<file path="flow/design.v">
module datapath #(parameter P_WIDTH=32)(
	input [P_WIDTH-1:0] input_a,
	input [P_WIDTH-1:0] input_b,
	input clk,
	input rst,
	output [P_WIDTH-1:0] out
	);
wire [P_WIDTH-1:0] mult_result;
wire [P_WIDTH-1:0] adder_out;
reg [P_WIDTH-1:0] adder_out_reg;
assign mult_result = input_a * input_b;
assign adder_out  = adder_out_reg + mult_result;
assign out = adder_out_reg;
always @(posedge clk)
 if (rst ==1) 
	adder_out_reg <= adder_out;
 else
	adder_out_reg <= 0;
endmodule
module controller #(parameter P_ADDR_WIDTH=8, parameter P_COUNT=100)(
	input clk,
	input rst,
	output reg out_rst,
	output reg ce_0,
	output reg ce_1,
	output reg we_0,
	output reg we_1,
	input  [P_ADDR_WIDTH-1:0] cjob_offset,
	output [P_ADDR_WIDTH-1:0] address_0,
	output [P_ADDR_WIDTH-1:0] address_1,
	input fin_buf_empty,
	output reg fin_rd_en,
	input fout_buf_full,
	output reg fout_wr_en,
	output reg cjob_load_en,
	output reg cjob_out_en
);
parameter IDLE= 7'b0000001,JOB_LOAD= 7'b0000010,  PREP=7'b0000100, PROCESSING = 7'b0001000, WRITE_BACK=7'b0010000, WAIT_Q=7'b0100000, WRITE_Q=7'b1000000;
reg [6:0] curr_state;
reg [6:0] next_state;
reg [P_ADDR_WIDTH-1:0] counter;
reg [P_ADDR_WIDTH-1:0] offset;
always @(curr_state,fin_buf_empty,counter,fout_buf_full)
begin
	next_state=5'b00000;
	case (curr_state)	
		IDLE:
			if(!fin_buf_empty)
				next_state=IDLE;
			else
				next_state=JOB_LOAD;
		JOB_LOAD:
			next_state=PREP;
		PREP:
			next_state=PROCESSING;
		PROCESSING:
			if(counter<P_COUNT-1+offset)			
				next_state = PROCESSING;
			else
				next_state = WRITE_BACK;
		WRITE_BACK:
			next_state=WAIT_Q;
		WAIT_Q:
			if(!fout_buf_full)
				next_state=WAIT_Q;
			else
				next_state=WRITE_Q;
		WRITE_Q:
			next_state=IDLE;
		default:
			next_state=IDLE;
	endcase
end
always @(posedge clk)       
begin
	if(rst==1)
		curr_state <= IDLE;
	else
		curr_state <= next_state;
end
always @(posedge clk)       
begin
	case(curr_state)
		IDLE:	begin
			out_rst<=0;
			ce_0<=0;
			ce_1<=0;
			we_0<=0;
			we_1<=0;
			counter <= 0;
			fin_rd_en<=0;
			fout_wr_en<=0;
			cjob_load_en<=0;
			cjob_out_en<=0;
			offset<=0;
			end
		JOB_LOAD:
			begin
			fin_rd_en<=1;
			cjob_load_en<=1;
			end
		PREP:
			begin
			fin_rd_en<=0;
			ce_0<=1;
			ce_1<=1;
			we_0<=0;
			we_1<=0;
			cjob_load_en<=0;
			counter<=cjob_offset;
			offset<=cjob_offset;
			end
		PROCESSING:
			begin
			cjob_load_en<=0;
			out_rst<=1;
			counter<= counter+1;
			end
		WRITE_BACK:
			begin
			ce_1<=0;
			we_0<=1;
			counter<=counter+P_COUNT;
			end
		WAIT_Q:
			begin
			ce_0<=0;
			counter<=0;
			cjob_out_en<=1;
			end
		WRITE_Q:
			begin
			fout_wr_en<=1;
			cjob_out_en<=1;
			end
		default:
			begin
			end
	endcase
end
assign address_0 = counter<<2;
assign address_1 = (counter+P_COUNT)<<2;
endmodule
module cjob_register #(parameter P_ADDR_WIDTH=16)
(
	input clk,
	input rst,
	input load,
	input out_en,
	input [(3+2+16)-1:0] data_in,
	output reg [(3+2+16)-1:0] data_out
);
reg [(3+2+16)-1:0] current_job;
always @(posedge clk) begin
	if(rst) begin
		data_out = 0;
		current_job = 0;
	end
	else begin
		if (load) current_job = data_in;
		if(out_en) data_out = current_job;
    end
end
endmodule
module dot_product (
	input ap_clk,
	input ap_rst,
	output [16-1:0]  	memory_Addr_A,
	output 						memory_EN_A,
	output 						memory_WEN_A,
	output [32-1:0]	memory_Din_A,
	input  [32-1:0] 	memory_Dout_A,
	output [16-1:0]  	memory_Addr_B,
	output 						memory_EN_B,
	output 						memory_WEN_B,
	output [32-1:0]	memory_Din_B,
	input  [32-1:0] 	memory_Dout_B,
	input 						fifo_in_empty_n,
	input  [(3+2+16)-1:0]	fifo_in_dout,
	output 						fifo_in_read,
	input 						fifo_out_full_n,
	output 						fifo_out_write,
	output [(3+2+16)-1:0]	fifo_out_din
);
	wire 						internal_rst;
	wire 						cjob_load_en;
	wire 						cjob_out_en;
	wire [16-1:0] 		job_offset;
datapath #(32) dp(
	.input_a(memory_Dout_A), 
	.input_b(memory_Dout_B), 
	.clk(ap_clk), 
	.rst(internal_rst), 
	.out(memory_Din_A)
);
controller #(16, 100) ctrl(
	.clk(ap_clk),
	.rst(ap_rst),
	.out_rst(internal_rst),
	.ce_0(memory_EN_A),
	.ce_1(memory_EN_B),
	.we_0(memory_WEN_A),
	.we_1(memory_WEN_B),
	.cjob_offset(job_offset),
	.address_0(memory_Addr_A),
	.address_1(memory_Addr_B),
	.fin_buf_empty(fifo_in_empty_n),
	.fin_rd_en(fifo_in_read),
	.fout_buf_full(fifo_out_full_n),
	.fout_wr_en(fifo_out_write),
	.cjob_load_en(cjob_load_en),
	.cjob_out_en(cjob_out_en)
);
cjob_register cjob_reg(
	.clk(ap_clk),
	.rst(ap_rst),
	.load(cjob_load_en),
	.out_en(cjob_out_en),
	.data_in(fifo_in_dout),
	.data_out(fifo_out_din)
);
assign job_offset = fifo_in_dout[16-1:0];
assign memory_Din_B = 0;
endmodule
</file>
<file path="flow/run.sh">
#!/bin/bash
# the make line also repeats each setting of config.mk as NAME=value (left out here)
make -C /OpenROAD-flow-scripts/flow DESIGN_CONFIG=/design/flow/config.mk WORK_HOME=/design/flow/orfs CLKGATE_MAP_FILE= finish
</file>
<file path="flow/config.mk">
export PLATFORM = sky130hd
export DESIGN_NAME = dot_product
export DESIGN_NICKNAME = dot_product
export VERILOG_FILES = /design/flow/design.v
export SDC_FILE = /design/flow/constraint.sdc
export NUM_CORES = 4
export LEC_CHECK = 0
export CAP_MARGIN = 20
export CORE_MARGIN = 2
export CORE_UTILIZATION = 72
export CTS_CLUSTER_SIZE = 51
export HOLD_SLACK_MARGIN = -0.09
export PLACE_DENSITY_LB_ADDON = 0.24
export SETUP_SLACK_MARGIN = 1.5
export SLEW_MARGIN = 40
</file>
<file path="flow/constraint.sdc">
create_clock -name core_clock -period 8.23 [get_ports {ap_clk}]
set_input_delay 1.6460 -clock core_clock [delete_from_list [all_inputs] [get_ports {ap_clk}]]
set_output_delay 1.6460 -clock core_clock [all_outputs]
set_load 0.01 [all_outputs]
</file>
==> results of run 1 <==
-- metal layers --
metal,GRT usage [%],part of all wire (%),up-vias
met5,0,0.18,-
met4,32.55,12,8
met3,15.56,16,907
met2,76.31,43,2143
met1,54.30,29,9538
li1,-,-,7790
-- timing repair --
action                                  4_1_cts  5_1_grt
endpoints found under the setup margin       22       22
pin swaps                                   138      114
buffers inserted                             79       12
gates cloned                                 10        1
gates resized                               320      123
-- final cells by class --
class,count,area share [%]
inverter,494,6.657
sequential,121,10.13
clock buffer,18,1.617
tap,396,1.779
timing repair buffer,452,15.57
multi-input combinational,1659,63.70
clock inverter,14,0.4447
antenna,10,0.08984
-- through the flow --
step                      instance area [sq um]  hold WS (ns)  worst slack (ns)  setup TNS [ns]
final                                     27850        0.4845           -0.4694          -1.676
after global routing                      27840        0.5040           -0.3736          -1.203
after CTS                                 27310        0.4871            0.4426               0
after detailed placement                  25520        0.4703           -0.5465          -3.049
after global placement                    25480        0.4611           -0.3859          -1.608
after floorplan                           22800        0.4064            0.4583               0
==> deck_impl_summary.md, run 1 <==
Synthesis and Place & Route Summary

Yosys
  – Yosys stat area: 0.02221 sq mm
  – Syn. warnings: 3
  – Post-synth top cells: inv_1, fa_1, and2_1
  – Simple share: 17.14%
  – Synth Area in Adders: 47.48%
  – Post-synth EDFFs: 40
  – Seq/Total Area, Yosys: 12.71%
  – Yosys cell count: 2405
  – Top cell type by instance count after synthesis: inv_1
  – Area leader, netlist: fa_1
  – Cell Type Count: 60
  – Largest cells by area: fa_1, and2_1, inv_1
  – Post-synthesis cell count: 2405
  – Xor/xnor share: 4.434%
  – FFs w/ async S/R, synth: 0%
  – Cell area after synthesis: 0.02221 sq mm
  – Dominant combinational family: adder cells
  – Average cell area after synthesis: 9.234 sq um
  – Mux area share: 1.127%
  – Synth Flop Type: dfxtp_1
  – Flops after synth: 121
  – Area leader share: 39.48%
  – Yosys aoi share: 4.980%

Routing
  – Final ANT Viol Nets: 0
  – Vias per cell: 6.443
  – DRT Pass-1 Iters: 7
  – Routed WL: 86810 um
  – Routed len/inst: 27.44 um
  – DRT iter0 DRCs: 2668
  – DRC: 0
  – DR vias: 20390

Final timing
  – Fin. max-slew vios: 0
  – Setup Viol. Count Final: 7
  – Slew @ Worst Pin: 0.8418 ns
  – Final hold vios: 0
  – Post-layout period usage: 105.7%
  – RSZ-0062 raised after global routing: true
  – Tmin final: 8.699 ns
  – F_max: 0.1150 GHz
  – Worst Clk Skew: 0.01178 ns
  – Relative slew margins: 42.43%
  – Final WS setup: -0.4694 ns

Clock tree
  – Hold_buf cts: 0
  – CTS H-Tree Depth: 4
  – CTS Buf Count: 17
  – CTS tree: built
  – Clk slew on worst S/H paths: 0.06 ns
  – Clock sink count: 121
  – Root Buffer: clkbuf_16
  – Clock latency (worst-skew pair): 0.46 ns
  – Maximum buffer depth of the clock tree: 2

Setup path
  – Delay-heaviest family, CP: adder cells
  – CP Capture Type: register
  – Crit path from: memory_Dout_A[17]
  – Critical-path maximum fanout: 4
  – CP Launch Type: input port
  – Worst r2r src: dp.adder_out_reg[20]
  – Register-to-Register Path Depth: 22
  – Worst reg-to-reg setup slack: 1.01 ns
  – Worst Path Required: 8.54 ns
  – Slowest stage delay, CP: 0.72 ns
  – Critical path arrival: 9.01 ns
  – Reg2reg end: dp.adder_out_reg[31]
  – CP Capture Point: dp.adder_out_reg[31]
  – CP max stage cell: fa_1
  – CP most frequent cell: fa_1
  – WS Path Type: in -> reg
  – Worst path depth: 27
  – Worst Path Buf+Inv: 9

Hold path
  – WHS Endpoint: ctrl.curr_state[5]
  – Min-delay worst type: reg -> reg
  – Worst Min Path Start: ctrl.curr_state[6]
  – Hold path depth: 1

Place
  – RePlAce Congestion: 0.9476
  – Final HPWL DP: 52720 um
  – Port-buffer cells: 174
  – Cell Count Post-Placement: 3019

Final layout
  – # fillers: 1125
  – Synth-to-layout area growth: 25.41%
  – Layout Utilization: 91.29%
  – Nets: 3414
  – Gate Area: 0.01774 sq mm
  – Flop area: 0.002823 sq mm
  – Finished Layout Cells: 3164

Global routing
  – Antenna violations before repair: 11
  – Vias in the first global route: 21280
  – Largest net degree at the start of global routing: 45
  – First-pass GRT wire length: 116700 um
  – Grt ovf: 0
  – GR Util All Layers: 47.54%

Floorplan
  – Die Y: 179.6 um
  – Ports: 212
  – Area of the die: 0.03227 sq mm
  – Core area: 0.03051 sq mm
  – Die width: 179.6 um
  – FP Core Util: 72.79%
  – FP Rows: 64

Flow run
  – OpenROAD warning count: 29
  – Max capacitance violation total: 0

Status
  – Status: finished with violations
  – Layout Check Fails: negative setup slack
==> inputs of run 2 (changes only) <==
Settings changed: CORE_ASPECT_RATIO set to 1.03, CTS_CLUSTER_SIZE 51 to 86, HOLD_SLACK_MARGIN -0.09 to -0.08, MAX_ROUTING_LAYER set to met4, PLACE_DENSITY_LB_ADDON 0.24 to 0.21, SETUP_SLACK_MARGIN 1.5 to -0.44, SLEW_MARGIN 40 to 20.
Clock period 8.23 ns to 4.4 ns, I/O delays scaled along.
==> run 2 against run 1 <==
- the run now fails in global routing
- synthesized area stayed put
- die area hardly changed
- synthesized cell count stayed put
==> deck_impl_summary.md, run 2 <==
Run Summary

Clock tree
  – CTS H-Tree Depth: 4
  – Root Buffer: clkbuf_16
  – Maximum buffer depth of the clock tree: 2
  – Clock sink count: 121
  – CTS Buf Count: 17

Floorplan
  – FP Core Util: 72.82%
  – Core area: 0.03050 sq mm
  – Die Y: 182.2 um
  – Ports: 212
  – FP Rows: 65
  – Die width: 177.1 um
  – Area of the die: 0.03227 sq mm

Yosys
  – FFs w/ async S/R, synth: 0%
  – Yosys stat area: 0.02221 sq mm
  – Yosys aoi share: 4.980%
  – Post-synth EDFFs: 40
  – Post-synthesis cell count: 2405
  – Cell Type Count: 60
  – Mux area share: 1.127%
  – Post-synth top cells: inv_1, fa_1, and2_1
  – Average cell area after synthesis: 9.234 sq um
  – Largest cells by area: fa_1, and2_1, inv_1
  – Synth Flop Type: dfxtp_1
  – Cell area after synthesis: 0.02221 sq mm
  – Yosys cell count: 2405
  – Seq/Total Area, Yosys: 12.71%
  – Syn. warnings: 3
  – Synth Area in Adders: 47.48%
  – Xor/xnor share: 4.434%
  – Area leader share: 39.48%
  – Top cell type by instance count after synthesis: inv_1
  – Flops after synth: 121
  – Area leader, netlist: fa_1
  – Simple share: 17.14%
  – Dominant combinational family: adder cells

Place
  – Pre-CTS setup slack: -3.627 ns
  – RePlAce Congestion: 1.008
  – Final HPWL DP: 54310 um
  – Port-buffer cells: 174
  – Cell Count Post-Placement: 3078
  – Dpl cell area: 0.02607 sq mm

Status
  – Exit stage: global routing
  – First error: [ERROR GRT-0232] Routing congestion too high. Check the congestion heatmap in the GUI.
  – Status: aborted with a tool error

Global routing
  – Grt ovf: 5
  – GR Util All Layers: 71.09%
==> run 2: stage by stage <==
step	hold slack, ns	setup TNS (ns)
3_3_place_gp	0.4606	-70.99
3_5_place_dp	0.4677	-73.51
2_1_floorplan	0.4064	-44.11
4_1_cts	0.4785	-50.65
==> run 2: repair_timing <==
action                     4_1_cts
hold buffers                     0
gates resized                  352
setup endpoints to repair       26
pin swaps                      106
setup buffers                   34
cloned                           8
==> run 2: per-layer routing <==
layer | GRT usage, % | GRT overflow
met1 | 70.78 | 0
met2 | 89.45 | 3
met3 | 48.73 | 0
met4 | 68.30 | 2
met5 | - | -
==> inputs of run 3 (changes only) <==
Settings changed: CORE_ASPECT_RATIO 1.03 to 0.5, CORE_UTILIZATION 72 to 62, CTS_CLUSTER_SIZE 86 to not set, HOLD_SLACK_MARGIN -0.08 to not set, PLACE_DENSITY set to 0.69, PLACE_DENSITY_LB_ADDON 0.21 to not set, SETUP_SLACK_MARGIN -0.44 to -0.94.
Clock period 4.4 ns to 9.51 ns, I/O delays scaled along.
==> run 3 against run 2 <==
- now clean on timing, DRC and antenna
- synthesized area did not move
- die area rose by 16%
- synthesized cell count did not move
==> deck_impl_summary.md, run 3 <==
Synthesis and Place & Route Summary

Floorplan
  – Die width: 271.7 um
  – Die Y: 137.8 um
  – Area of the die: 0.03744 sq mm
  – Ports: 212
  – Core area: 0.03489 sq mm
  – FP Core Util: 63.65%
  – FP Rows: 48

Global routing
  – Largest net degree at the start of global routing: 33
  – Met2 Use GR: 54.58%
  – Met3 Resource Use GR: 6.326%
  – Vias in the first global route: 17020
  – Gr busiest metal: met2
  – GR Util All Layers: 34.34%
  – Antenna violations before repair: 0
  – First-pass GRT wire length: 93770 um
  – Fraction of met1 tracks used by global routing: 45.85%
  – Grt ovf: 0

Status
  – Status: complete, no violations

Yosys
  – Post-synth top cells: inv_1, fa_1, and2_1
  – Average cell area after synthesis: 9.234 sq um
  – Area leader, netlist: fa_1
  – Cell area after synthesis: 0.02221 sq mm
  – Flops after synth: 121
  – Synth Area in Adders: 47.48%
  – Syn. warnings: 3
  – FFs w/ async S/R, synth: 0%
  – Cell Type Count: 60
  – Seq/Total Area, Yosys: 12.71%
  – Yosys stat area: 0.02221 sq mm
  – Largest cells by area: fa_1, and2_1, inv_1
  – Simple share: 17.14%
  – Xor/xnor share: 4.434%
  – Synth Flop Type: dfxtp_1
  – Mux area share: 1.127%
  – Post-synth EDFFs: 40
  – Dominant combinational family: adder cells
  – Post-synthesis cell count: 2405
  – Top cell type by instance count after synthesis: inv_1
  – Yosys aoi share: 4.980%
  – Area leader share: 39.48%
  – Yosys cell count: 2405

Setup path
  – Slowest stage delay, CP: 0.89 ns
  – Critical path arrival: 9.18 ns
  – Worst reg-to-reg setup slack: 2.75 ns
  – CP Launch Type: input port
  – Critical Path, Cell by Cell: clkdlybuf4s50_1 > and2_1 > fa_1 > fa_1 > fa_1 > inv_1 > fa_1 > inv_1 > fa_1 > fa_1 > fa_1 > inv_1 > fa_1 > inv_1 > ha_1 > nand4_1 > or2_1 > a21oi_1 > o21ai_1 > a311oi_2 > o22ai_1 > xor2_1 > nor2_1
  – Critical-path maximum fanout: 16
  – CP Capture Type: register
  – Delay-heaviest family, CP: adder cells
  – CP max stage cell: clkdlybuf4s50_1
  – Worst Path Buf+Inv: 5
  – Reg2reg end: dp.adder_out_reg[29]
  – Worst path depth: 23
  – Crit path from: memory_Dout_B[0]
  – Worst r2r src: dp.adder_out_reg[23]
  – CP Capture Point: dp.adder_out_reg[29]
  – Register-to-Register Path Depth: 23
  – Worst Path Required: 9.80 ns
  – WS Path Type: in -> reg
  – CP most frequent cell: fa_1

Final timing
  – F_max: 0.1125 GHz
  – Post-layout period usage: 93.45%
  – Relative slew margins: 41.59%
  – RSZ-0062 raised after global routing: false
  – Fin Setup TNS: 0 ns
  – Worst Clk Skew: 0.01388 ns
  – Fin. max-slew vios: 0
  – Slew @ Worst Pin: 0.8733 ns
  – Setup Viol. Count Final: 0
  – Final hold vios: 0
  – Tmin final: 8.887 ns
  – Final WS setup: 0.6230 ns

Routing
  – Vias per cell: 5.408
  – DRT Pass-1 Iters: 5
  – Routed len/inst: 19.58 um
  – Routed WL: 59300 um
  – Final ANT Viol Nets: 0
  – DRT iter0 DRCs: 1098
  – # diodes: 0
  – DRC: 0
  – DR vias: 16380

Clock tree
  – Clock latency (worst-skew pair): 0.43 ns
  – Post-CTS resize count: 0
  – Clk slew on worst S/H paths: 0.07 ns
  – CTS Buf Count: 17
  – CTS tree: built
  – Clock sink count: 121
  – CTS H-Tree Depth: 4
  – Postcts setup bufs: 0
  – Hold_buf cts: 0
  – Maximum buffer depth of the clock tree: 2
  – Root Buffer: clkbuf_16

Final layout
  – Gate Area: 0.01684 sq mm
  – Synth-to-layout area growth: 12.77%
  – # fillers: 2770
  – Flop area: 0.002823 sq mm
  – Fin area: 0.02505 sq mm
  – Nets: 3210
  – Finished Layout Cells: 3029

Place
  – Final HPWL DP: 49440 um
  – Cell Count Post-Placement: 2997
  – Dpl cell area: 0.02444 sq mm
  – RePlAce Congestion: 0.9665
  – Pre-CTS setup slack: 0.2091 ns
  – Port-buffer cells: 174

Flow run
  – Max capacitance violation total: 0
  – OpenROAD warning count: 27

Hold path
  – Worst Min Path Start: cjob_reg.data_out[14]
  – WHS Endpoint: cjob_reg.data_out[14]
  – Min-delay worst type: reg -> reg
  – Hold path depth: 2
## run 3: metal layers
layer  vias up  wire (um)  share of wire [%]
met2       638      27700                 47
met3        94       4863                8.2
li1       7357          -                  -
met1      8292      25370                 43
met5         -          0                  0
met4         0       1366                2.3
## run 3: through the flow
step | hold slack (ns) | util, %
3_3_place_gp | 0.4705 | 70.05
6_report | 0.4829 | 71.78
3_5_place_dp | 0.4758 | 70.05
4_1_cts | 0.4860 | 71.78
5_1_grt | 0.5048 | 71.78
2_1_floorplan | 0.4064 | -
## run 3: final cells by class
type | count | share of cell area (%)
multi-input combinational | 1659 | 67.23
inverter | 494 | 7.404
sequential | 121 | 11.27
clock buffer | 19 | 1.898
timing repair buffer | 248 | 9.322
tap | 475 | 2.373
clock inverter | 13 | 0.5046
==> inputs of run 4 (changes only) <==
Settings changed: CAP_MARGIN 20 to 40, CORE_ASPECT_RATIO 0.5 to not set, CORE_UTILIZATION 62 to 70, CTS_CLUSTER_SIZE set to 37, MAX_ROUTING_LAYER met4 to not set, PLACE_DENSITY 0.69 to not set, PLACE_DENSITY_LB_ADDON set to 0.01, SETUP_SLACK_MARGIN -0.94 to 1.33.
Clock period 9.51 ns to 4.64 ns, I/O delays scaled along.
==> run 4 against run 3 <==
- the layout now fails its checks (negative setup slack)
- sequential share of layout area shrank 1.5 points
- largest cell class unchanged
- utilization grew 20 points
- critical path depth grew 3
- highest routed layer is now met5
- clock skew is essentially flat
- critical endpoint is now dp.adder_out_reg[26]
- non-clock buffer count grew 249
- hold slack gained 0.017 ns
==> deck_impl_summary.md, run 4 <==
Synthesis and Place & Route Summary

Status
  – Status: finished with violations
  – Layout Check Fails: negative setup slack

Global routing
  – GR Util All Layers: 47.81%
  – Antenna violations before repair: 8
  – First-pass GRT wire length: 118300 um
  – Vias in the first global route: 21600
  – Largest net degree at the start of global routing: 47
  – Grt ovf: 0

Floorplan
  – Area of the die: 0.03317 sq mm
  – Ports: 212
  – Die Y: 182.1 um
  – Core area: 0.03139 sq mm
  – FP Core Util: 70.75%
  – FP Rows: 65
  – Die width: 182.1 um

Setup path
  – Delay-heaviest family, CP: adder cells
  – Register-to-Register Path Depth: 24
  – CP Launch Type: input port
  – Worst Path Required: 4.98 ns
  – Critical-path maximum fanout: 13
  – Crit path from: memory_Dout_B[8]
  – Worst Path Buf+Inv: 10
  – CP max stage cell: o211ai_1
  – CP Capture Point: dp.adder_out_reg[26]
  – CP Capture Type: register
  – WS Path Type: in -> reg
  – Worst r2r src: dp.adder_out_reg[23]
  – Worst path depth: 26
  – Worst reg-to-reg setup slack: -2.29 ns
  – Reg2reg end: dp.adder_out_reg[26]
  – Critical path arrival: 7.97 ns
  – Slowest stage delay, CP: 0.69 ns

Final layout
  – Synth-to-layout area growth: 29.94%
  – Layout Utilization: 91.93%
  – Finished Layout Cells: 3212
  – Fin area: 0.02886 sq mm
  – Nets: 3459
  – # fillers: 1187

Yosys
  – Seq/Total Area, Yosys: 12.71%
  – Yosys stat area: 0.02221 sq mm
  – Cell Type Count: 60
  – Synth Flop Type: dfxtp_1
  – Xor/xnor share: 4.434%
  – Cell area after synthesis: 0.02221 sq mm
  – Largest cells by area: fa_1, and2_1, inv_1
  – Post-synthesis cell count: 2405
  – Area leader share: 39.48%
  – Flops after synth: 121
  – FFs w/ async S/R, synth: 0%
  – Average cell area after synthesis: 9.234 sq um
  – Post-synth EDFFs: 40
  – Simple share: 17.14%
  – Area leader, netlist: fa_1
  – Top cell type by instance count after synthesis: inv_1
  – Dominant combinational family: adder cells
  – Mux area share: 1.127%
  – Yosys aoi share: 4.980%
  – Post-synth top cells: inv_1, fa_1, and2_1
  – Synth Area in Adders: 47.48%
  – Yosys cell count: 2405
  – Syn. warnings: 3

Flow run
  – OpenROAD warning count: 29
  – Max capacitance violation total: 0

Final timing
  – Final WS setup: -2.995 ns
  – Final hold vios: 0
  – Setup Viol. Count Final: 25
  – F_max: 0.1310 GHz
  – Post-layout period usage: 164.5%
  – Slew @ Worst Pin: 0.9398 ns
  – Fin. max-slew vios: 0
  – Tmin final: 7.635 ns
  – Fin Setup TNS: -55.86 ns
  – Min Hold Slack: 0.5002 ns
  – Worst Clk Skew: 0.01341 ns
  – RSZ-0062 raised after global routing: true
  – Relative slew margins: 37.35%

Routing
  – Vias per cell: 6.370
  – DRT iter0 DRCs: 2627
  – DR vias: 20460
  – Routed len/inst: 27.03 um
  – DRT Pass-1 Iters: 9
  – Final ANT Viol Nets: 0
  – Routed WL: 86840 um
  – DRC: 0

Hold path
  – WHS Endpoint: cjob_reg.current_job[20]
  – Worst Min Path Start: cjob_reg.current_job[20]
  – Min-delay worst type: reg -> reg
  – Hold path depth: 2

Clock tree
  – Clk slew on worst S/H paths: 0.07 ns
  – Clock latency (worst-skew pair): 0.46 ns
  – Clock sink count: 121
  – CTS tree: built
  – CTS Buf Count: 17
  – CTS H-Tree Depth: 4
  – Maximum buffer depth of the clock tree: 2
  – Hold_buf cts: 0
  – Root Buffer: clkbuf_16

Place
  – Cell Count Post-Placement: 3080
  – Final HPWL DP: 52120 um
  – Dpl cell area: 0.02624 sq mm
  – Port-buffer cells: 174
  – RePlAce Congestion: 0.9397
==> run 4: cell type report <==
cell class	count	area, sq um	area share (%)
Timing Repair Buffer	497	4945	17.13
Inverter	494	1854	6.426
Antenna cell	7	17.52	0.06070
Clock inverter	13	107.6	0.3729
Clock buffer	19	454.2	1.574
Tap cell	402	503.0	1.743
Sequential cell	121	2823	9.781
Multi-Input combinational cell	1659	18150	62.91
==> run 4: per-stage QoR <==
step | setup slack [ns]
finish | -2.995
global route | -2.962
CTS | -2.358
detailed placement | -3.404
global placement | -3.275
floorplan | -2.414
==> run 4: what timing repair did <==
action | CTS | global route
setup endpoints to repair | 39 | 34
pin swaps | 147 | 61
resized | 409 | 75
gates cloned | 12 | 0
setup buffers | 62 | 19
==> run 4: routing by layer <==
metal	track usage, %	vias to the layer above	wire length, um	part of all wire, %
met5	0	-	111	0.13
met4	33.35	4	9305	11
met3	15.57	804	12960	15
met2	75.66	2029	37720	43
met1	55.54	9756	26740	31
li1	-	7869	-	-
==> inputs of run 5 (changes only) <==
Settings changed: ABC_AREA set to 1, CAP_MARGIN 40 to 15, CORE_ASPECT_RATIO set to 1.07, CORE_UTILIZATION 70 to 19, CTS_CLUSTER_SIZE 37 to not set, GPL_TIMING_DRIVEN set to 0, MIN_ROUTING_LAYER set to met1, PLACE_DENSITY_LB_ADDON 0.01 to 0.18, SETUP_SLACK_MARGIN 1.33 to 0.72, TNS_END_PERCENT set to 90.
Clock period 4.64 ns to 8.0 ns, I/O delays scaled along.
==> run 5 against run 4 <==
- highest routed layer unchanged
- critical path type unchanged
- clock skew shrank 0.0010 ns
- the run now finishes clean
- cell count is 56% higher
==> deck_impl_summary.md, run 5 <==
Synthesis and Place & Route Summary

Yosys
  – Cell area after synthesis: 0.02350 sq mm
  – Synth Flop Type: dfxtp_1
  – Flops after synth: 121
  – FFs w/ async S/R, synth: 0%
  – Xor/xnor share: 1.453%
  – Yosys stat area: 0.02350 sq mm
  – Post-synth top cells: inv_1, nand2_1, fa_1
  – Largest cells by area: fa_1, inv_1, nand2_1
  – Post-synthesis cell count: 3069
  – Area leader, netlist: fa_1
  – Top cell type by instance count after synthesis: inv_1
  – Area leader share: 37.31%
  – Yosys cell count: 3069
  – Yosys aoi share: 4.712%
  – Simple share: 16.91%
  – Seq/Total Area, Yosys: 12.01%
  – Post-synth EDFFs: 40
  – Syn. warnings: 3
  – Dominant combinational family: adder cells
  – Cell Type Count: 55
  – Average cell area after synthesis: 7.658 sq um
  – Synth Area in Adders: 44.87%
  – Mux area share: 0.8092%

Setup path
  – Critical-path maximum fanout: 5
  – CP max stage cell: fa_1
  – Crit path from: memory_Dout_B[2]
  – Worst Path Required: 8.34 ns
  – Critical path arrival: 8.03 ns
  – Worst path depth: 29
  – CP Capture Type: register
  – WS Path Type: in -> reg
  – Slowest stage delay, CP: 0.56 ns
  – CP Capture Point: dp.adder_out_reg[28]
  – Worst Path Buf+Inv: 11
  – Worst reg-to-reg setup slack: 1.33 ns
  – Reg2reg end: dp.adder_out_reg[28]
  – Worst r2r src: dp.adder_out_reg[21]
  – Register-to-Register Path Depth: 24
  – CP Launch Type: input port
  – Delay-heaviest family, CP: adder cells

Final timing
  – Slew @ Worst Pin: 0.7319 ns
  – Worst Clk Skew: 0.01236 ns
  – Final hold vios: 0
  – Post-layout period usage: 96.11%
  – F_max: 0.1301 GHz
  – Fin Setup TNS: 0 ns
  – Min Hold Slack: 0.4608 ns
  – Tmin final: 7.689 ns
  – Setup Viol. Count Final: 0
  – Relative slew margins: 51.21%
  – RSZ-0062 raised after global routing: true
  – Fin. max-slew vios: 0

Hold path
  – WHS Endpoint: ctrl.fout_wr_en
  – Worst Min Path Start: ctrl.curr_state[1]
  – Hold path depth: 0
  – Min-delay worst type: reg -> reg

Routing
  – Routed WL: 97670 um
  – Final ANT Viol Nets: 0
  – # diodes: 0
  – DRT iter0 DRCs: 991
  – DR vias: 19570
  – Routed len/inst: 19.44 um
  – DRT Pass-1 Iters: 5
  – DRC: 0
  – Vias per cell: 3.895

Floorplan
  – Die Y: 367.8 um
  – FP Core Util: 19.14%
  – Ports: 212
  – Area of the die: 0.1265 sq mm
  – FP Rows: 133
  – Core area: 0.1228 sq mm
  – Die width: 344 um

Place
  – Final HPWL DP: 79430 um
  – RePlAce Congestion: 0.8656
  – Port-buffer cells: 152
  – Dpl cell area: 0.02755 sq mm

Global routing
  – Gr busiest metal: met2
  – GR Util All Layers: 15.66%
  – First-pass GRT wire length: 143300 um
  – Met3 Resource Use GR: 2.561%
  – Grt ovf: 0
  – Vias in the first global route: 21020
  – Met2 Use GR: 27.96%
  – Largest net degree at the start of global routing: 18
  – Fraction of met1 tracks used by global routing: 19.87%
  – Antenna violations before repair: 3

Clock tree
  – CTS tree: built
  – Root Buffer: clkbuf_16
  – Clk slew on worst S/H paths: 0.06 ns
  – CTS Buf Count: 17
  – Maximum buffer depth of the clock tree: 2
  – Clock latency (worst-skew pair): 0.45 ns
  – CTS H-Tree Depth: 4
  – Clock sink count: 121

Status
  – Status: complete, no violations

Final layout
  – Fin area: 0.03097 sq mm
  – Synth-to-layout area growth: 31.79%
  – Flop area: 0.002823 sq mm
  – Nets: 4061
  – Layout Utilization: 25.22%
  – Gate Area: 0.01720 sq mm
  – # fillers: 13620

Flow run
  – OpenROAD warning count: 29
  – Max capacitance violation total: 0
-- run 5: area by class of cell --
class                   count  share of cell area [%]
plain buffers             180                   7.219
clock buffers              19                   1.466
clock inverters            13                  0.4282
inverters                 950                   11.52
multi-input cells        1854                   55.54
flip-flops and latches    121                   9.113
well taps                1620                   6.544
repair buffers            268                   8.172
-- run 5: stage by stage --
stage	instances	worst slack (ns)
after floorplan	3105	0.5360
after global placement	4877	-2.330
after detailed placement	4878	-2.038
after CTS	4994	0.2955
after global routing	5025	0.1692
final	5025	0.3113
-- run 5: metal layers --
metal / part of all wire (%) / vias up
met5: 0.023 / -
met4: 2.2 / 4
met3: 5.3 / 82
met2: 50 / 462
met1: 42 / 9726
li1: - / 9298
-- run 5: what timing repair did --
| action | 4_1_cts | 5_1_grt |
|---|---|---|
| cloned | 3 | 0 |
| endpoints found under the setup margin | 24 | 18 |
| pin swaps | 112 | 112 |
| gates resized | 484 | 140 |
| buffers inserted | 81 | 31 |
| hold buffers | 0 | 0 |
| endpoints found under the hold margin | 0 | 0 |
==> inputs of run 6 (changes only) <==
Settings changed: ABC_AREA 1 to not set, CAP_MARGIN 15 to 0, CORE_ASPECT_RATIO 1.07 to not set, CORE_UTILIZATION 19 to 72, CTS_CLUSTER_SIZE set to 37, GPL_TIMING_DRIVEN 0 to not set, MIN_ROUTING_LAYER met1 to not set, PLACE_DENSITY set to 0.63, PLACE_DENSITY_LB_ADDON 0.18 to not set, SETUP_SLACK_MARGIN 0.72 to 0.03, TNS_END_PERCENT 90 to not set.
Clock period 8.0 ns to 7.51 ns, I/O delays scaled along.
==> run 6 against run 5 <==
- global-route usage is 31 points higher
- setup slack worse by 1.3 ns
- utilization grew 66 points
- design area fell by 10%
- largest cell class unchanged
- the layout now fails its checks (negative setup slack)
- sequential share of layout area rose by 1.0 points
- clock skew increased by 0.0086 ns
- critical path type unchanged
- hold slack improved by 0.017 ns
==> deck_impl_summary.md, run 6 <==
Synthesis and Place & Route Summary

Status
  – Status: finished with violations
  – Layout Check Fails: negative setup slack

Clock tree
  – CTS Buf Count: 17
  – Root Buffer: clkbuf_16
  – Clock sink count: 121
  – Maximum buffer depth of the clock tree: 2
  – Clk slew on worst S/H paths: 0.06 ns
  – CTS tree: built
  – CTS H-Tree Depth: 4
  – Hold_buf cts: 0
  – Clock latency (worst-skew pair): 0.45 ns

Yosys
  – Mux area share: 1.127%
  – Yosys cell count: 2405
  – Synth Flop Type: dfxtp_1
  – Area leader, netlist: fa_1
  – Average cell area after synthesis: 9.234 sq um
  – Yosys stat area: 0.02221 sq mm
  – Syn. warnings: 3
  – Flops after synth: 121
  – Xor/xnor share: 4.434%
  – FFs w/ async S/R, synth: 0%
  – Post-synthesis cell count: 2405
  – Top cell type by instance count after synthesis: inv_1
  – Post-synth top cells: inv_1, fa_1, and2_1
  – Seq/Total Area, Yosys: 12.71%
  – Dominant combinational family: adder cells
  – Yosys aoi share: 4.980%
  – Largest cells by area: fa_1, and2_1, inv_1
  – Simple share: 17.14%
  – Cell area after synthesis: 0.02221 sq mm
  – Area leader share: 39.48%
  – Post-synth EDFFs: 40
  – Cell Type Count: 60
  – Synth Area in Adders: 47.48%

Routing
  – DRC: 0
  – Final ANT Viol Nets: 0
  – Vias per cell: 6.226
  – Routed WL: 81510 um
  – Routed len/inst: 25.74 um
  – DR vias: 19710
  – DRT Pass-1 Iters: 6
  – DRT iter0 DRCs: 2360

Final timing
  – Setup Viol. Count Final: 17
  – RSZ-0062 raised after global routing: true
  – Post-layout period usage: 113.1%
  – Fin. max-slew vios: 0
  – Min Hold Slack: 0.4774 ns
  – F_max: 0.1178 GHz
  – Tmin final: 8.491 ns
  – Final WS setup: -0.9806 ns
  – Slew @ Worst Pin: 1.060 ns
  – Relative slew margins: 29.26%
  – Worst Clk Skew: 0.02095 ns
  – Final hold vios: 0

Global routing
  – Vias in the first global route: 20590
  – Fraction of met1 tracks used by global routing: 54.14%
  – Gr busiest metal: met2
  – Largest net degree at the start of global routing: 43
  – First-pass GRT wire length: 114000 um
  – Antenna violations before repair: 9
  – Met2 Use GR: 73.72%
  – Grt ovf: 0
  – GR Util All Layers: 46.68%
  – Met3 Resource Use GR: 14.10%

Hold path
  – Worst Min Path Start: ctrl.curr_state[6]
  – Min-delay worst type: reg -> reg
  – WHS Endpoint: ctrl.curr_state[5]
  – Hold path depth: 1

Setup path
  – CP max stage cell: fa_1
  – Worst Path Required: 7.79 ns
  – Register-to-Register Path Depth: 22
  – CP Capture Type: register
  – Critical path arrival: 8.77 ns
  – Worst reg-to-reg setup slack: 0.08 ns
  – Worst r2r src: dp.adder_out_reg[22]
  – Slowest stage delay, CP: 0.56 ns
  – CP most frequent cell: fa_1
  – Crit path from: memory_Dout_A[1]
  – Worst path depth: 28
  – Worst Path Buf+Inv: 12
  – WS Path Type: in -> reg
  – Delay-heaviest family, CP: adder cells
  – CP Capture Point: dp.adder_out_reg[26]
  – CP Launch Type: input port
  – Reg2reg end: dp.adder_out_reg[30]
  – Critical-path maximum fanout: 12

Final layout
  – Fin area: 0.02779 sq mm
  – # fillers: 1245
  – Nets: 3418
  – Synth-to-layout area growth: 25.12%
  – Layout Utilization: 91.08%

Place
  – Port-buffer cells: 174
  – Dpl cell area: 0.02573 sq mm
  – RePlAce Congestion: 0.9531
  – Pre-CTS setup slack: -1.028 ns
  – Final HPWL DP: 52160 um

Flow run
  – OpenROAD warning count: 32
  – Max capacitance violation total: 0

Floorplan
  – FP Rows: 64
  – Ports: 212
  – FP Core Util: 72.79%
  – Area of the die: 0.03227 sq mm
  – Core area: 0.03051 sq mm
  – Die Y: 179.6 um
  – Die width: 179.6 um
run 6: per-stage QoR:
| stage | cells | setup TNS, ns |
|---|---|---|
| floorplan | 2441 | -0.1620 |
| global placement | 3056 | -12.07 |
| detailed placement | 3057 | -13.78 |
| CTS | 3146 | -0.3485 |
| global route | 3164 | -9.818 |
| finish | 3166 | -9.301 |
run 6: cell type report:
type,instances,area [sq um],share of cell area (%)
Tap cell,396,495.5,1.783
Clock buffer,22,518.0,1.864
Antenna cell,8,20.02,0.07205
Timing Repair Buffer,456,4502,16.20
Sequential cell,121,2823,10.16
Multi-Input combinational cell,1659,17470,62.88
Inverter,494,1854,6.673
Clock inverter,10,101.3,0.3647
run 6: per-layer routing:
metal / part of all wire, % / vias up
met5: 0.16 / -
met4: 11 / 6
met3: 14 / 673
met2: 44 / 1787
met1: 30 / 9458
li1: - / 7786
run 6: repair_timing:
item,4_1_cts,5_1_grt
cloned,16,0
pin swaps,105,81
resized,234,103
endpoints found under the setup margin,17,17
hold endpoints to repair,0,0
setup buffers,41,13
==> inputs of run 7 (changes only) <==
Settings changed: CAP_MARGIN 0 to 20, CORE_ASPECT_RATIO set to 0.72, CTS_CLUSTER_SIZE 37 to 55, HOLD_SLACK_MARGIN set to -0.09, MAX_ROUTING_LAYER set to met4, PLACE_DENSITY 0.63 to not set, PLACE_DENSITY_LB_ADDON set to 0.16, SETUP_SLACK_MARGIN 0.03 to -0.66, SLEW_MARGIN 20 to 35.
Clock period 7.51 ns to 6.79 ns, I/O delays scaled along.
==> run 7 against run 6 <==
- still fails the layout checks on negative setup slack
- sequential share of layout area grew 0.59 points
- wire length is 8.9% lower
- utilization down 4.5 points
- synthesized area did not move
- global-route usage rose by 2.7 points
- count of clock-buffer cells in the layout down 4
- critical path type unchanged
- critical endpoint is now dp.adder_out_reg[29]
==> deck_impl_summary.md, run 7 <==
Synthesis and Place & Route Summary

Setup path
  – CP Launch Type: input port
  – CP most frequent cell: fa_1
  – Critical path arrival: 7.80 ns
  – Register-to-Register Path Depth: 23
  – CP max stage cell: fa_1
  – CP Capture Type: register
  – Worst Path Buf+Inv: 8
  – Worst Path Required: 7.12 ns
  – Critical-path maximum fanout: 9
  – Worst r2r src: dp.adder_out_reg[21]
  – Delay-heaviest family, CP: adder cells
  – Crit path from: memory_Dout_B[8]
  – Worst reg-to-reg setup slack: 0.14 ns
  – Reg2reg end: dp.adder_out_reg[29]
  – Worst path depth: 26
  – WS Path Type: in -> reg
  – CP Capture Point: dp.adder_out_reg[29]
  – Slowest stage delay, CP: 0.58 ns

Clock tree
  – Clk slew on worst S/H paths: 0.07 ns
  – Root Buffer: clkbuf_16
  – Clock latency (worst-skew pair): 0.44 ns
  – Clock sink count: 121
  – CTS H-Tree Depth: 4
  – CTS tree: built
  – Maximum buffer depth of the clock tree: 2
  – CTS Buf Count: 17
  – Hold_buf cts: 0

Floorplan
  – FP Rows: 54
  – Die Y: 153.0 um
  – Core area: 0.03034 sq mm
  – FP Core Util: 73.21%
  – Area of the die: 0.03229 sq mm
  – Ports: 212
  – Die width: 211.0 um

Final layout
  – Nets: 3317
  – Finished Layout Cells: 3062
  – # fillers: 1498
  – Synth-to-layout area growth: 18.29%
  – Layout Utilization: 86.60%

Yosys
  – FFs w/ async S/R, synth: 0%
  – Top cell type by instance count after synthesis: inv_1
  – Largest cells by area: fa_1, and2_1, inv_1
  – Area leader, netlist: fa_1
  – Yosys stat area: 0.02221 sq mm
  – Area leader share: 39.48%
  – Synth Area in Adders: 47.48%
  – Yosys aoi share: 4.980%
  – Dominant combinational family: adder cells
  – Average cell area after synthesis: 9.234 sq um
  – Cell area after synthesis: 0.02221 sq mm
  – Seq/Total Area, Yosys: 12.71%
  – Flops after synth: 121
  – Cell Type Count: 60
  – Xor/xnor share: 4.434%
  – Syn. warnings: 3
  – Synth Flop Type: dfxtp_1
  – Simple share: 17.14%
  – Post-synth top cells: inv_1, fa_1, and2_1
  – Mux area share: 1.127%
  – Yosys cell count: 2405
  – Post-synth EDFFs: 40
  – Post-synthesis cell count: 2405

Global routing
  – GR Util All Layers: 49.41%
  – Largest net degree at the start of global routing: 50
  – Gr busiest metal: met2
  – Met3 Resource Use GR: 19.42%
  – First-pass GRT wire length: 114200 um
  – Fraction of met1 tracks used by global routing: 64.49%
  – Vias in the first global route: 19940
  – Met2 Use GR: 70.16%
  – Grt ovf: 0
  – Antenna violations before repair: 7

Routing
  – DR vias: 18560
  – DRT iter0 DRCs: 2087
  – Vias per cell: 6.060
  – DRT Pass-1 Iters: 6
  – Routed WL: 74270 um
  – DRC: 0
  – Routed len/inst: 24.26 um
  – Final ANT Viol Nets: 0

Final timing
  – Fin Setup TNS: -7.412 ns
  – Relative slew margins: 36.58%
  – Min Hold Slack: 0.4779 ns
  – Setup Viol. Count Final: 18
  – Worst Clk Skew: 0.009020 ns
  – Fin. max-slew vios: 0
  – Post-layout period usage: 110.0%
  – Tmin final: 7.470 ns
  – Final WS setup: -0.6795 ns
  – Final hold vios: 0
  – Slew @ Worst Pin: 0.9513 ns
  – RSZ-0062 raised after global routing: true
  – F_max: 0.1339 GHz

Flow run
  – Max capacitance violation total: 0
  – OpenROAD warning count: 29

Place
  – Cell Count Post-Placement: 3050
  – Port-buffer cells: 174
  – Final HPWL DP: 58630 um
  – RePlAce Congestion: 1.014

Hold path
  – WHS Endpoint: ctrl.curr_state[5]
  – Min-delay worst type: reg -> reg
  – Hold path depth: 1
  – Worst Min Path Start: ctrl.curr_state[6]

Status
  – Layout Check Fails: negative setup slack
  – Status: finished with violations
-- run 7: repair_timing --
item | CTS | global route
buffers inserted | 10 | 3
endpoints found under the setup margin | 15 | 13
resized | 266 | 89
hold endpoints to repair | 0 | 0
cloned | 4 | 1
pin swaps | 71 | 40
-- run 7: through the flow --
step | worst slack (ns) | cell area, sq um
after floorplan | -0.7041 | 22630
after global placement | -1.541 | 25730
after detailed placement | -1.754 | 25730
after CTS | -0.6599 | 26110
after global routing | -0.7930 | 26270
final | -0.6795 | 26270
-- run 7: final cells by class --
type / instances / area, sq um / area share [%]
multi-input cells: 1659 / 17200 / 65.47
repair buffers: 355 / 3314 / 12.62
flip-flops and latches: 121 / 2823 / 10.74
inverters: 494 / 1854 / 7.058
well taps: 392 / 490.5 / 1.867
clock buffers: 18 / 439.2 / 1.672
clock inverters: 14 / 126.4 / 0.4810
diodes: 9 / 22.52 / 0.08573
-- run 7: routing by layer --
metal / wire (um) / up-vias
li1: - / 7600
met1: 27280 / 9238
met2: 31870 / 1415
met3: 11820 / 302
met4: 3309 / 0
met5: 0 / -
==> inputs of run 8 (changes only) <==
Settings changed: ABC_AREA set to 1, CORE_ASPECT_RATIO 0.72 to 1.07, CORE_UTILIZATION 72 to 40, CTS_CLUSTER_SIZE 55 to not set, HOLD_SLACK_MARGIN -0.09 to not set, MAX_ROUTING_LAYER met4 to not set, MIN_ROUTING_LAYER set to met2, PLACE_DENSITY_LB_ADDON 0.16 to 0.04, SETUP_SLACK_MARGIN -0.66 to not set, SLEW_MARGIN 35 to 20.
Clock period 6.79 ns to 8.0 ns, I/O delays scaled along.
==> run 8 against run 7 <==
- die area rose by 88%
- synthesized area is 5.8% higher
- flip-flop count is the same
- critical endpoint is now dp.adder_out_reg[28]
- setup slack better by 0.88 ns
- sequential share of layout area decreased by 1.1 points
- the run now finishes clean
- clock skew rose by 0.0082 ns
==> deck_impl_summary.md, run 8 <==
Synthesis and Place & Route Summary

Clock tree
  – Hold_buf cts: 0
  – Clock sink count: 121
  – Maximum buffer depth of the clock tree: 2
  – Clock latency (worst-skew pair): 0.45 ns
  – Clk slew on worst S/H paths: 0.07 ns
  – CTS Buf Count: 17
  – CTS tree: built
  – Root Buffer: clkbuf_16
  – CTS H-Tree Depth: 4

Routing
  – DRT iter0 DRCs: 4311
  – Final ANT Viol Nets: 0
  – Routed WL: 79660 um
  – DRC: 0
  – DRT Pass-1 Iters: 11
  – Vias per cell: 6.557
  – DR vias: 27340
  – Routed len/inst: 19.11 um

Place
  – RePlAce Congestion: 0.9546
  – Cell Count Post-Placement: 4102
  – Dpl cell area: 0.02765 sq mm
  – Final HPWL DP: 64280 um
  – Port-buffer cells: 174
  – Pre-CTS setup slack: -0.7497 ns

Yosys
  – Yosys stat area: 0.02350 sq mm
  – Area leader, netlist: fa_1
  – Cell area after synthesis: 0.02350 sq mm
  – Synth Flop Type: dfxtp_1
  – FFs w/ async S/R, synth: 0%
  – Post-synthesis cell count: 3069
  – Syn. warnings: 3
  – Cell Type Count: 55
  – Post-synth top cells: inv_1, nand2_1, fa_1
  – Yosys aoi share: 4.712%
  – Seq/Total Area, Yosys: 12.01%
  – Post-synth EDFFs: 40
  – Area leader share: 37.31%
  – Mux area share: 0.8092%
  – Top cell type by instance count after synthesis: inv_1
  – Largest cells by area: fa_1, inv_1, nand2_1
  – Xor/xnor share: 1.453%
  – Flops after synth: 121
  – Simple share: 16.91%
  – Synth Area in Adders: 44.87%
  – Average cell area after synthesis: 7.658 sq um
  – Dominant combinational family: adder cells
  – Yosys cell count: 3069

Floorplan
  – FP Core Util: 40.63%
  – Die Y: 254.7 um
  – FP Rows: 91
  – Area of the die: 0.06071 sq mm
  – Ports: 212
  – Die width: 238.3 um
  – Core area: 0.05784 sq mm

Flow run
  – OpenROAD warning count: 26
  – Max capacitance violation total: 0

Final timing
  – Final WS setup: 0.1999 ns
  – F_max: 0.1282 GHz
  – Relative slew margins: 44.80%
  – Fin. max-slew vios: 0
  – Final hold vios: 0
  – Post-layout period usage: 97.50%
  – Tmin final: 7.800 ns
  – Setup Viol. Count Final: 0
  – Slew @ Worst Pin: 0.8259 ns
  – RSZ-0062 raised after global routing: false
  – Worst Clk Skew: 0.01726 ns
  – Fin Setup TNS: 0 ns

Setup path
  – Delay-heaviest family, CP: adder cells
  – Critical-path maximum fanout: 6
  – Worst r2r src: dp.adder_out_reg[18]
  – CP Capture Type: register
  – CP most frequent cell: fa_1
  – Critical path arrival: 8.13 ns
  – Worst Path Buf+Inv: 12
  – CP Launch Type: input port
  – Slowest stage delay, CP: 0.52 ns
  – Crit path from: memory_Dout_A[4]
  – Worst path depth: 30
  – CP Capture Point: dp.adder_out_reg[28]
  – CP max stage cell: fa_1
  – Reg2reg end: dp.adder_out_reg[28]
  – Worst Path Required: 8.33 ns
  – WS Path Type: in -> reg
  – Worst reg-to-reg setup slack: 1.50 ns
  – Register-to-Register Path Depth: 26

Final layout
  – # fillers: 5734
  – Nets: 4069
  – Finished Layout Cells: 4169
  – Fin area: 0.02916 sq mm
  – Synth-to-layout area growth: 24.08%
  – Layout Utilization: 50.42%

Global routing
  – GR Util All Layers: 39.54%
  – Grt ovf: 0
  – Antenna violations before repair: 0
  – Vias in the first global route: 31620
  – Largest net degree at the start of global routing: 50
  – First-pass GRT wire length: 120200 um

Status
  – Status: complete, no violations

Hold path
  – Worst Min Path Start: ctrl.curr_state[1]
  – WHS Endpoint: ctrl.fout_wr_en
  – Min-delay worst type: reg -> reg
  – Hold path depth: 0
[run 8: layer usage]
layer	up-vias	global-route usage (%)	part of all wire (%)
met5	-	15.23	1.3
met4	39	6.179	9.3
met3	773	54.35	40
met2	7100	46.24	49
met1	10150	-	0
li1	9274	-	-
[run 8: layout make-up]
class	instances	area (sq um)	area share, %
clock inverter	15	145.1	0.4977
tap	744	930.9	3.192
multi-input combinational	1854	16700	57.27
antenna	12	30.03	0.1030
clock buffer	17	425.4	1.459
inverter	950	3566	12.23
timing repair buffer	456	4541	15.57
sequential	121	2823	9.680
[run 8: repair_timing]
action / in CTS / in global routing
setup buffers: 8 / 12
pin swaps: 7 / 68
cloned: 0 / 6
gates resized: 20 / 163
setup endpoints to repair: 10 / 19
[run 8: metrics by stage]
stage               hold slack (ns)
finish                       0.4657
global route                 0.4672
CTS                          0.4607
detailed placement           0.4476
global placement             0.4395
floorplan                    0.4294
==> inputs of run 9 (changes only) <==
Settings changed: ABC_AREA 1 to not set, CAP_MARGIN 20 to 40, CORE_ASPECT_RATIO 1.07 to 0.72, CORE_UTILIZATION 40 to 72, CTS_CLUSTER_DIAMETER set to 361, CTS_CLUSTER_SIZE set to 55, HOLD_SLACK_MARGIN set to -0.09, MAX_ROUTING_LAYER set to met4, MIN_ROUTING_LAYER met2 to not set, PLACE_DENSITY_LB_ADDON 0.04 to 0.16, SETUP_SLACK_MARGIN set to -0.66, SLEW_MARGIN 20 to 35.
Clock period 8.0 ns to 6.56 ns, I/O delays scaled along.
==> run 9 against run 8 <==
- the layout now fails its checks (negative setup slack)
- wire length grew 5.0%
- synthesized cell count shrank 22%
- count of clock-buffer cells in the layout is the same
- clock skew grew 0.0015 ns
- via count shrank 27%
- setup slack lost 1.3 ns
- critical path type unchanged
- critical endpoint is now dp.adder_out_reg[30]
- largest cell class unchanged
==> deck_impl_summary.md, run 9 <==
Synthesis and Place & Route Summary

Setup path
  – CP max stage cell: fa_1
  – CP Capture Type: register
  – CP Launch Type: input port
  – Reg2reg end: dp.adder_out_reg[26]
  – CP most frequent cell: fa_1
  – Delay-heaviest family, CP: adder cells
  – Worst Path Required: 6.91 ns
  – Worst r2r src: dp.adder_out_reg[23]
  – Worst path depth: 25
  – Register-to-Register Path Depth: 26
  – CP Capture Point: dp.adder_out_reg[30]
  – Crit path from: memory_Dout_A[8]
  – Critical path arrival: 8.05 ns
  – Slowest stage delay, CP: 0.58 ns
  – Worst reg-to-reg setup slack: -0.24 ns
  – Critical-path maximum fanout: 10
  – Worst Path Buf+Inv: 7
  – WS Path Type: in -> reg

Yosys
  – Seq/Total Area, Yosys: 12.71%
  – Yosys stat area: 0.02221 sq mm
  – Post-synthesis cell count: 2405
  – Mux area share: 1.127%
  – Synth Flop Type: dfxtp_1
  – Dominant combinational family: adder cells
  – Simple share: 17.14%
  – Largest cells by area: fa_1, and2_1, inv_1
  – Cell Type Count: 60
  – Area leader, netlist: fa_1
  – Synth Area in Adders: 47.48%
  – Xor/xnor share: 4.434%
  – Area leader share: 39.48%
  – Yosys aoi share: 4.980%
  – Yosys cell count: 2405
  – Cell area after synthesis: 0.02221 sq mm
  – FFs w/ async S/R, synth: 0%
  – Post-synth top cells: inv_1, fa_1, and2_1
  – Average cell area after synthesis: 9.234 sq um
  – Flops after synth: 121
  – Syn. warnings: 3
  – Top cell type by instance count after synthesis: inv_1
  – Post-synth EDFFs: 40

Flow run
  – OpenROAD warning count: 30
  – Max capacitance violation total: 0

Clock tree
  – CTS tree: built
  – Clock sink count: 121
  – Maximum buffer depth of the clock tree: 2
  – Root Buffer: clkbuf_16
  – Clk slew on worst S/H paths: 0.08 ns
  – CTS Buf Count: 17
  – CTS H-Tree Depth: 4
  – Clock latency (worst-skew pair): 0.46 ns
  – Hold_buf cts: 0

Final timing
  – Relative slew margins: 43.06%
  – Post-layout period usage: 117.2%
  – Tmin final: 7.691 ns
  – Slew @ Worst Pin: 0.8529 ns
  – Setup Viol. Count Final: 21
  – F_max: 0.1300 GHz
  – Final hold vios: 0
  – Fin. max-slew vios: 0
  – RSZ-0062 raised after global routing: true
  – Final WS setup: -1.131 ns
  – Worst Clk Skew: 0.01880 ns
  – Fin Setup TNS: -14.21 ns

Global routing
  – GR Util All Layers: 52.67%
  – First-pass GRT wire length: 120600 um
  – Largest net degree at the start of global routing: 50
  – Met2 Use GR: 72.31%
  – Fraction of met1 tracks used by global routing: 66.44%
  – Met3 Resource Use GR: 24.08%
  – Gr busiest metal: met2
  – Grt ovf: 0
  – Antenna violations before repair: 7
  – Vias in the first global route: 20930

Routing
  – Routed len/inst: 27.06 um
  – DR vias: 19910
  – Vias per cell: 6.438
  – DRT Pass-1 Iters: 14
  – DRT iter0 DRCs: 2799
  – Routed WL: 83670 um
  – DRC: 0
  – Final ANT Viol Nets: 0

Hold path
  – WHS Endpoint: ctrl.curr_state[5]
  – Hold path depth: 1
  – Worst Min Path Start: ctrl.curr_state[6]
  – Min-delay worst type: reg -> reg

Place
  – Port-buffer cells: 174
  – Final HPWL DP: 58020 um
  – RePlAce Congestion: 1.012

Floorplan
  – Core area: 0.03034 sq mm
  – Die Y: 153.0 um
  – Ports: 212
  – FP Rows: 54
  – Area of the die: 0.03229 sq mm
  – Die width: 211.0 um
  – FP Core Util: 73.21%

Status
  – Status: finished with violations
  – Layout Check Fails: negative setup slack

Final layout
  – # fillers: 1387
  – Synth-to-layout area growth: 21.09%
  – Nets: 3347
-- run 9: layout make-up --
cell class,instances,area [sq um],area share [%]
Timing Repair Buffer,385,3568,13.27
Clock buffer,17,425.4,1.582
Multi-Input combinational cell,1659,17530,65.20
Clock inverter,15,173.9,0.6467
Antenna cell,9,22.52,0.08375
Sequential cell,121,2823,10.50
Tap cell,392,490.5,1.824
Inverter,494,1854,6.895
-- run 9: timing repair --
action | in CTS | in global routing
setup endpoints to repair | 17 | 14
resized | 283 | 145
gates cloned | 4 | 1
pin swaps | 78 | 66
setup buffers | 21 | 11
-- run 9: metrics by stage --
stage / cell area [sq um] / utilization, % / hold WS (ns) / cells / setup WS, ns
6_report: 26890 / 88.65 / 0.5058 / 3092 / -1.131
5_1_grt: 26890 / 88.65 / 0.5144 / 3092 / -1.110
4_1_cts: 26480 / 87.28 / 0.4807 / 3082 / -0.9101
3_5_place_dp: 25780 / 84.99 / 0.4730 / 3059 / -1.942
3_3_place_gp: 25780 / 84.99 / 0.4651 / 3059 / -1.840
2_1_floorplan: 22650 / - / 0.4064 / 2441 / -0.8783
-- run 9: layer usage --
metal,part of all wire [%],vias up
li1,-,7646
met1,34,9569
met2,41,1982
met3,17,710
met4,7.3,0
met5,0,-
==> inputs of run 10 (changes only) <==
Settings changed: ABC_AREA set to 1, CAP_MARGIN 40 to 35, CORE_ASPECT_RATIO 0.72 to 1.77, CORE_MARGIN 2 to 3, CORE_UTILIZATION 72 to 49, CTS_CLUSTER_DIAMETER 361 to 235, CTS_CLUSTER_SIZE 55 to 98, HOLD_SLACK_MARGIN -0.09 to 0.05, MAX_ROUTING_LAYER met4 to not set, PLACE_DENSITY set to 0.8, PLACE_DENSITY_LB_ADDON 0.16 to not set, SETUP_SLACK_MARGIN -0.66 to -0.72, SLEW_MARGIN 35 to 5, TNS_END_PERCENT set to 40.
Clock period 6.56 ns to 8.0 ns, I/O delays scaled along.
==> run 10 against run 9 <==
- still fails the layout checks on negative setup slack
- die area up 57%
- hold slack lost 0.038 ns
- wire length is 16% lower
- register-to-register slack better by 1.6 ns
- synthesized area is 5.8% higher
- setup slack improved by 0.94 ns
- critical path type unchanged
==> deck_impl_summary.md, run 10 <==
Synthesis and Place & Route Summary

Global routing
  – First-pass GRT wire length: 112800 um
  – GR Util All Layers: 28.88%
  – Largest net degree at the start of global routing: 50
  – Grt ovf: 0
  – Antenna violations before repair: 1
  – Vias in the first global route: 22370

Final timing
  – F_max: 0.1220 GHz
  – Relative slew margins: 49.65%
  – Setup Viol. Count Final: 8
  – Worst Clk Skew: 0.009168 ns
  – Post-layout period usage: 102.4%
  – Tmin final: 8.194 ns
  – Fin Setup TNS: -0.6902 ns
  – Slew @ Worst Pin: 0.7544 ns
  – Final hold vios: 0
  – Fin. max-slew vios: 0
  – Final WS setup: -0.1937 ns

Routing
  – Vias per cell: 5.047
  – Routed len/inst: 17.78 um
  – DR vias: 20040
  – DRT iter0 DRCs: 1114
  – DRT Pass-1 Iters: 6
  – DRC: 0
  – Routed WL: 70620 um
  – Final ANT Viol Nets: 0

Setup path
  – CP most frequent cell: fa_1
  – Worst Path Buf+Inv: 5
  – CP Launch Type: input port
  – Crit path from: memory_Dout_B[8]
  – Worst Path Required: 8.36 ns
  – Worst r2r src: dp.adder_out_reg[18]
  – Reg2reg end: dp.adder_out_reg[26]
  – CP Capture Type: register
  – CP max stage cell: clkdlybuf4s50_1
  – Critical Path, Cell by Cell: clkdlybuf4s50_1 > buf_4 > nand2_1 > fa_1 > inv_1 > fa_1 > fa_1 > inv_1 > fa_1 > inv_1 > fa_1 > fa_1 > fa_1 > fa_1 > ha_1 > a21oi_1 > o21ai_0 > a21oi_1 > nand3_1 > a21o_1 > a21oi_1 > o21ai_1 > a21oi_1
  – WS Path Type: in -> reg
  – CP Capture Point: dp.adder_out_reg[26]
  – Critical path arrival: 8.55 ns
  – Worst path depth: 23
  – Critical-path maximum fanout: 18
  – Slowest stage delay, CP: 0.65 ns
  – Register-to-Register Path Depth: 24
  – Delay-heaviest family, CP: adder cells
  – Worst reg-to-reg setup slack: 1.40 ns

Floorplan
  – FP Core Util: 49.64%
  – Die width: 170.6 um
  – Core area: 0.04735 sq mm
  – Area of the die: 0.05073 sq mm
  – FP Rows: 106
  – Die Y: 297.4 um
  – Ports: 212

Final layout
  – # fillers: 4149
  – Nets: 4032
  – Fin area: 0.02794 sq mm
  – Synth-to-layout area growth: 18.89%

Yosys
  – Seq/Total Area, Yosys: 12.01%
  – Area leader, netlist: fa_1
  – Flops after synth: 121
  – Synth Flop Type: dfxtp_1
  – Yosys cell count: 3069
  – Largest cells by area: fa_1, inv_1, nand2_1
  – Synth Area in Adders: 44.87%
  – Mux area share: 0.8092%
  – Area leader share: 37.31%
  – Cell area after synthesis: 0.02350 sq mm
  – Simple share: 16.91%
  – Dominant combinational family: adder cells
  – Post-synth EDFFs: 40
  – Xor/xnor share: 1.453%
  – Average cell area after synthesis: 7.658 sq um
  – FFs w/ async S/R, synth: 0%
  – Top cell type by instance count after synthesis: inv_1
  – Syn. warnings: 3
  – Post-synth top cells: inv_1, nand2_1, fa_1
  – Post-synthesis cell count: 3069
  – Cell Type Count: 55
  – Yosys aoi share: 4.712%
  – Yosys stat area: 0.02350 sq mm

Clock tree
  – Clock sink count: 121
  – Post-CTS resize count: 0
  – Clock latency (worst-skew pair): 0.43 ns
  – CTS tree: built
  – Clk slew on worst S/H paths: 0.07 ns
  – CTS Buf Count: 17
  – CTS H-Tree Depth: 4
  – Root Buffer: clkbuf_16
  – Maximum buffer depth of the clock tree: 2
  – Hold_buf cts: 0
  – Postcts setup bufs: 0

Place
  – Final HPWL DP: 61870 um
  – Port-buffer cells: 174
  – Dpl cell area: 0.02735 sq mm
  – RePlAce Congestion: 0.9884

Flow run
  – Max capacitance violation total: 0
  – OpenROAD warning count: 26

Hold path
  – Hold path depth: 0
  – Worst Min Path Start: ctrl.curr_state[1]
  – WHS Endpoint: ctrl.fout_wr_en
  – Min-delay worst type: reg -> reg

Status
  – Layout Check Fails: negative setup slack
  – Status: finished with violations
## run 10: final cells by class
class	count	area [sq um]	area share, %
multi-input combinational	1854	16300	58.32
timing repair buffer	419	3919	14.02
inverter	950	3566	12.76
sequential	121	2823	10.10
tap	594	743.2	2.660
clock buffer	17	425.4	1.522
clock inverter	15	166.4	0.5956
antenna	1	2.502	0.008956
## run 10: through the flow
stage | setup slack, ns | instances | utilization, % | hold WS (ns)
after floorplan | 0.1767 | 3105 | - | 0.4294
after global placement | -0.5273 | 3938 | 57.76 | 0.4494
after detailed placement | -0.5521 | 3938 | 57.76 | 0.4503
after CTS | -0.1479 | 3970 | 59.01 | 0.4672
after global routing | -0.5043 | 3971 | 59.01 | 0.4735
final | -0.1937 | 3971 | 59.01 | 0.4683
## run 10: layer usage
layer	vias to the layer above	global-route usage (%)	share of wire (%)
met3	356	4.441	5.8
met5	-	0	0
li1	9226	-	-
met2	866	53.44	54
met4	0	25.79	11
met1	9594	26.21	29
